==> build 96: inputs <==
## top_rx_surf
module top_rx_surf(
	input 			clk,
	input 			rst_n,
	input 			data_rx,
	output			flag_en_1, 
	output [7:0]	addr_daohang_data,
	output [12:0]	data_rx_end_internet
    );
	wire 	[7:0]	data_tx;
	wire	[92:0]	nav_data;
	assign	data_rx_end_internet = nav_data[92:80];
surf_internet_rx u_surf_internet_rx (
    .clk(clk), 
    .rst_n(rst_n), 
    .data_rx(data_tx), 
    .rx_int(rx_int), 
	.flag_en_1(flag_en_1),
	.addr_daohang_data(addr_daohang_data),
    .data_rx_end_internet(nav_data)
    );
uart_bps_1 u_uart_bps_1 (
    .clk(clk), 
    .rst_n(rst_n), 
    .cnt_start(bps_start),
    .bps_sig(clk_bps)
    );
uart_receive_1 u_uart_receive_1 (
    .clk(clk), 
    .rst_n(rst_n), 
    .clk_bps(clk_bps), 
    .data_rx(data_rx), 
    .rx_int(rx_int), 
    .data_tx(data_tx), 
    .bps_start(bps_start)
    );
endmodule
==> flow/config.mk <==
export PLATFORM = sky130hd
export DESIGN_NAME = top_rx_surf
export DESIGN_NICKNAME = top_rx_surf
export VERILOG_FILES = /design/flow/design.v
export SDC_FILE = /design/flow/constraint.sdc
export NUM_CORES = 4
export LEC_CHECK = 0
export ABC_AREA = 1
export CAP_MARGIN = 20
export CORE_MARGIN = 2
export CORE_UTILIZATION = 70
export CTS_CLUSTER_DIAMETER = 150
export CTS_CLUSTER_SIZE = 15
export HOLD_SLACK_MARGIN = 0.3
export PLACE_DENSITY_LB_ADDON = 0.06
export SETUP_SLACK_MARGIN = 0.17
export SLEW_MARGIN = 20
==> flow/constraint.sdc <==
create_clock -name core_clock -period 2.49 [get_ports {clk}]
set_input_delay 0.4980 -clock core_clock [delete_from_list [all_inputs] [get_ports {clk}]]
set_output_delay 0.4980 -clock core_clock [all_outputs]
set_load 0.01 [all_outputs]
run.sh (not shown) runs the stock make flow with config.mk's settings and CLKGATE_MAP_FILE=.
==> inputs of trial 91, as changes to build 96 <==
ABC_AREA = unset   (was 1)
CORE_UTILIZATION = 22   (was 70)
CTS_CLUSTER_DIAMETER = 37   (was 150)
CTS_CLUSTER_SIZE = 60   (was 15)
GPL_TIMING_DRIVEN = 1   (was unset)
HOLD_SLACK_MARGIN = unset   (was 0.3)
MIN_ROUTING_LAYER = met1   (was unset)
PLACE_DENSITY_LB_ADDON = 0.08   (was 0.06)
SETUP_SLACK_MARGIN = unset   (was 0.17)
TNS_END_PERCENT = 100   (was unset)
==> flow/constraint.sdc (replaced) <==
create_clock -name core_clock -period 7.79 [get_ports {clk}]
set_input_delay 1.5580 -clock core_clock [delete_from_list [all_inputs] [get_ports {clk}]]
set_output_delay 1.5580 -clock core_clock [all_outputs]
set_load 0.01 [all_outputs]
==> notes <==
Build 96 completed, yet does not pass: setup timing. Trial 91 produced a clean layout.
Clock skew: build 96 is higher than trial 91 (0.0015 ns).
Between build 96 and trial 91, the lower die area is in build 96 (gap 66%, measured against trial 91).
Area after synthesis: trial 91 is smaller than build 96 (about 5%).
Synthesized cell count: build 96 is higher than trial 91 (35%).
Against trial 91, the clock power of build 96 is larger by 9.9%.
Of trial 91 and build 96, trial 91 has the higher final area (gap 1.7%, measured against build 96).


==> inputs of job 5612 <==
Starting RTL as in the previous note.
==> flow/config.mk <==
export PLATFORM = sky130hd
export DESIGN_NAME = top_rx_surf
export DESIGN_NICKNAME = top_rx_surf
export VERILOG_FILES = /design/flow/design.v
export SDC_FILE = /design/flow/constraint.sdc
export NUM_CORES = 4
export LEC_CHECK = 0
export CAP_MARGIN = 20
export CELL_PAD_IN_SITES_DETAIL_PLACEMENT = 2
export CELL_PAD_IN_SITES_GLOBAL_PLACEMENT = 2
export CORE_MARGIN = 2
export CORE_UTILIZATION = 72
export CTS_CLUSTER_SIZE = 93
export GPL_TIMING_DRIVEN = 0
export HOLD_SLACK_MARGIN = -0.05
export MAX_ROUTING_LAYER = met4
export PLACE_DENSITY = 0.73
export SETUP_SLACK_MARGIN = 0.41
export SLEW_MARGIN = 20
==> flow/constraint.sdc <==
create_clock -name core_clock -period 10.0 [get_ports {clk}]
set_input_delay 2.0000 -clock core_clock [delete_from_list [all_inputs] [get_ports {clk}]]
set_output_delay 2.0000 -clock core_clock [all_outputs]
set_load 0.01 [all_outputs]
==> job 1933 (differences from job 5612) <==
==> flow/config.mk (replaced) <==
export PLATFORM = sky130hd
export DESIGN_NAME = top_rx_surf
export DESIGN_NICKNAME = top_rx_surf
export VERILOG_FILES = /design/flow/design.v
export SDC_FILE = /design/flow/constraint.sdc
export NUM_CORES = 4
export LEC_CHECK = 0
export CAP_MARGIN = 20
export CORE_MARGIN = 2
export CORE_UTILIZATION = 70
export CTS_CLUSTER_DIAMETER = 150
export CTS_CLUSTER_SIZE = 15
export PLACE_DENSITY_LB_ADDON = 0.06
export SLEW_MARGIN = 20
==> flow/constraint.sdc (replaced) <==
create_clock -name core_clock -period 2.49 [get_ports {clk}]
set_input_delay 0.4980 -clock core_clock [delete_from_list [all_inputs] [get_ports {clk}]]
set_output_delay 0.4980 -clock core_clock [all_outputs]
set_load 0.01 [all_outputs]
==> qor summary <==
Yosys warns: job 5612 7; job 1933 7
Initial standard-cell utilization of the core: job 5612 72.9%; job 1933 71.7%
Die Wd: job 5612 149 um; job 1933 151 um
Ao+oa area frac: job 5612 7.64%; job 1933 7.64%
Std-Cell Core Area: job 5612 20800 um2; job 1933 21200 um2
Yosys cell count: job 5612 1235; job 1933 1235
Core Rows: job 5612 53; job 1933 53
Fa+ha+maj area frac: job 5612 6.94%; job 1933 6.94%
Proportion of register bits with asynchronous set or reset after synthesis: job 5612 97.1%; job 1933 97.1%
Mapped Nets: job 5612 1318; job 1933 1318
Chip footprint: job 5612 22200 um2; job 1933 22900 um2
Top flip-flop cell by instance count after synthesis: job 5612 dfrtp_1; job 1933 dfrtp_1
Result of the run: job 5612 did not finish; job 1933 complete, but fails checks
Stage where the flow stopped: job 5612 global placement without I/O (3_1_place_gp_skip_io); job 1933 -
Layout check failures: job 5612 -; job 1933 negative setup slack
Die Y-Extent: job 5612 149 um; job 1933 151 um


==> 06-24: inputs <==
top_rx_surf again, from the RTL that the note above started with.
make LEC_CHECK=0 ABC_AREA=1 CAP_MARGIN=20 CELL_PAD_IN_SITES_DETAIL_PLACEMENT=2 CELL_PAD_IN_SITES_GLOBAL_PLACEMENT=0 CORE_MARGIN=3 CORE_UTILIZATION=72 CTS_CLUSTER_SIZE=93 GPL_TIMING_DRIVEN=0 HOLD_SLACK_MARGIN=0.29 MAX_ROUTING_LAYER=met5 MIN_ROUTING_LAYER=met2 PLACE_DENSITY=0.73 SETUP_SLACK_MARGIN=0.41 SLEW_MARGIN=20 finish   # period 6.96 ns
==> 06-20: changes against 06-24 <==
==> flow/config.mk (replaced) <==
export PLATFORM = sky130hd
export DESIGN_NAME = top_rx_surf
export DESIGN_NICKNAME = top_rx_surf
export VERILOG_FILES = /design/flow/design.v
export SDC_FILE = /design/flow/constraint.sdc
export NUM_CORES = 4
export LEC_CHECK = 0
export ABC_AREA = 1
export CAP_MARGIN = 20
export CORE_MARGIN = 2
export CORE_UTILIZATION = 72
export CTS_CLUSTER_DIAMETER = 397
export PLACE_DENSITY = 0.36
export SLEW_MARGIN = 20
==> flow/constraint.sdc (replaced) <==
create_clock -name core_clock -period 2.47 [get_ports {clk}]
set_input_delay 0.4940 -clock core_clock [delete_from_list [all_inputs] [get_ports {clk}]]
set_output_delay 0.4940 -clock core_clock [all_outputs]
set_load 0.01 [all_outputs]
==> 05-02: changes against 06-24 <==
==> flow/config.mk (replaced) <==
export PLATFORM = sky130hd
export DESIGN_NAME = top_rx_surf
export DESIGN_NICKNAME = top_rx_surf
export VERILOG_FILES = /design/flow/design.v
export SDC_FILE = /design/flow/constraint.sdc
export NUM_CORES = 4
export LEC_CHECK = 0
export CAP_MARGIN = 20
export CORE_MARGIN = 2
export CORE_UTILIZATION = 72
export CTS_CLUSTER_DIAMETER = 377
export PLACE_DENSITY = 0.38
export SLEW_MARGIN = 20
==> flow/constraint.sdc (replaced) <==
create_clock -name core_clock -period 9.07 [get_ports {clk}]
set_input_delay 1.8140 -clock core_clock [delete_from_list [all_inputs] [get_ports {clk}]]
set_output_delay 1.8140 -clock core_clock [all_outputs]
set_load 0.01 [all_outputs]
==> comparison table <==
| metric | 05-02 | 06-20 | 06-24 |
|---|---|---|---|
| Critical path data required time | 9.47 ns | 2.93 ns | - |
| Logic depth of the worst register-to-register path | 17 | 24 | - |
| Static leakage | 8.46 nW | 10.2 nW | - |
| Status | complete, no violations | finished with violations | aborted with a tool error |
| Failing step | - | - | 3_5_place_dp |
| Violated checks | - | negative setup slack | - |
| Critical path arrival | 4.77 ns | 4.07 ns | - |
| Total negative setup slack | 0 ns | -14.53 ns | - |
| Clock-cell share | 8.08% | 6.61% | - |
| Clock buffers | 47 | 48 | - |
| Post-detailed-route DRC marker count | 0 | 0 | - |
| Highest routed metal layer | met4 | met5 | - |
| Complex Gates by Area | 7.64% | 6.73% | 6.73% |
| Diode count | 0 | 1 | - |
| Biggest power consumer among the groups | sequential cells | sequential cells | - |
| Setup repair after global routing missed its margin | no | yes | - |
| Area taken by multi-input logic gates | 5470 um2 | 6380 um2 | - |
| Final core utilization | 82.1% | 92.1% | - |


==> inputs of job 1086 <==
Starting RTL as in the previous note.
clock: 6.96 ns
lec_check: 0
abc_area: 1
cap_margin: 20
cell_pad_in_sites_detail_placement: 2
cell_pad_in_sites_global_placement: 0
core_margin: 3
core_utilization: 72
cts_cluster_diameter: 42
cts_cluster_size: 36
gpl_timing_driven: 0
hold_slack_margin: 0.29
max_routing_layer: met5
min_routing_layer: met2
place_density: 0.73
slew_margin: 20
==> inputs of job 6256, as changes to job 1086 <==
Settings changed: CAP_MARGIN 20 to 0, CELL_PAD_IN_SITES_DETAIL_PLACEMENT 2 to not set, CELL_PAD_IN_SITES_GLOBAL_PLACEMENT 0 to not set, CORE_MARGIN 3 to 2, CTS_CLUSTER_DIAMETER 42 to not set, CTS_CLUSTER_SIZE 36 to 76, GPL_TIMING_DRIVEN 0 to not set, HOLD_SLACK_MARGIN 0.29 to not set, MAX_ROUTING_LAYER met5 to not set, MIN_ROUTING_LAYER met2 to not set, PLACE_DENSITY 0.73 to not set, PLACE_DENSITY_LB_ADDON set to 0.01, SETUP_SLACK_MARGIN set to 0.72.
==> flow/constraint.sdc (replaced) <==
create_clock -name core_clock -period 2.53 [get_ports {clk}]
set_input_delay 0.5060 -clock core_clock [delete_from_list [all_inputs] [get_ports {clk}]]
set_output_delay 0.5060 -clock core_clock [all_outputs]
set_load 0.01 [all_outputs]
==> qor summary <==
metric	job 1086	job 6256
Status	did not finish	did not finish
Failing step	detailed placement	global routing
Number of instances in the synthesized netlist	1,668	1,668
IO Pins	25	25
Final GP Congestion	0.928	0.900
Synth warnings	7	7
Sequential area share after synthesis	58.8%	58.8%
Fraction of the mapped netlist area in simple logic gates	19.1%	19.1%
Most repeated cell in the gate-level netlist after synthesis	sky130_fd_sc_hd__nand2_1	sky130_fd_sc_hd__nand2_1
Die area	24,000 µm²	23,300 µm²
Chip Area, Yosys	15,900 µm²	15,900 µm²
Registers, synthesis	376	376
Cell Type Count	50	50
Synth Area in Adders	6.61%	6.61%
Async SR Flop Fraction	97.1%	97.1%
Row count	53	54
Core box area	21,400 µm²	21,800 µm²
Average instance area after synthesis	9.56 µm²	9.56 µm²
Xor and xnor fraction of the mapped netlist area	1.32%	1.32%
Die Wd	155 µm	153 µm
Fp util	74.6%	73.3%
Share of synthesized area spent on multiplexers	0.424%	0.424%
Number of enable flip-flop cells	0	0
Ys cells	1,668	1,668
Die Span Y	155 µm	153 µm
Power is estimated from default activity; no workload was simulated.
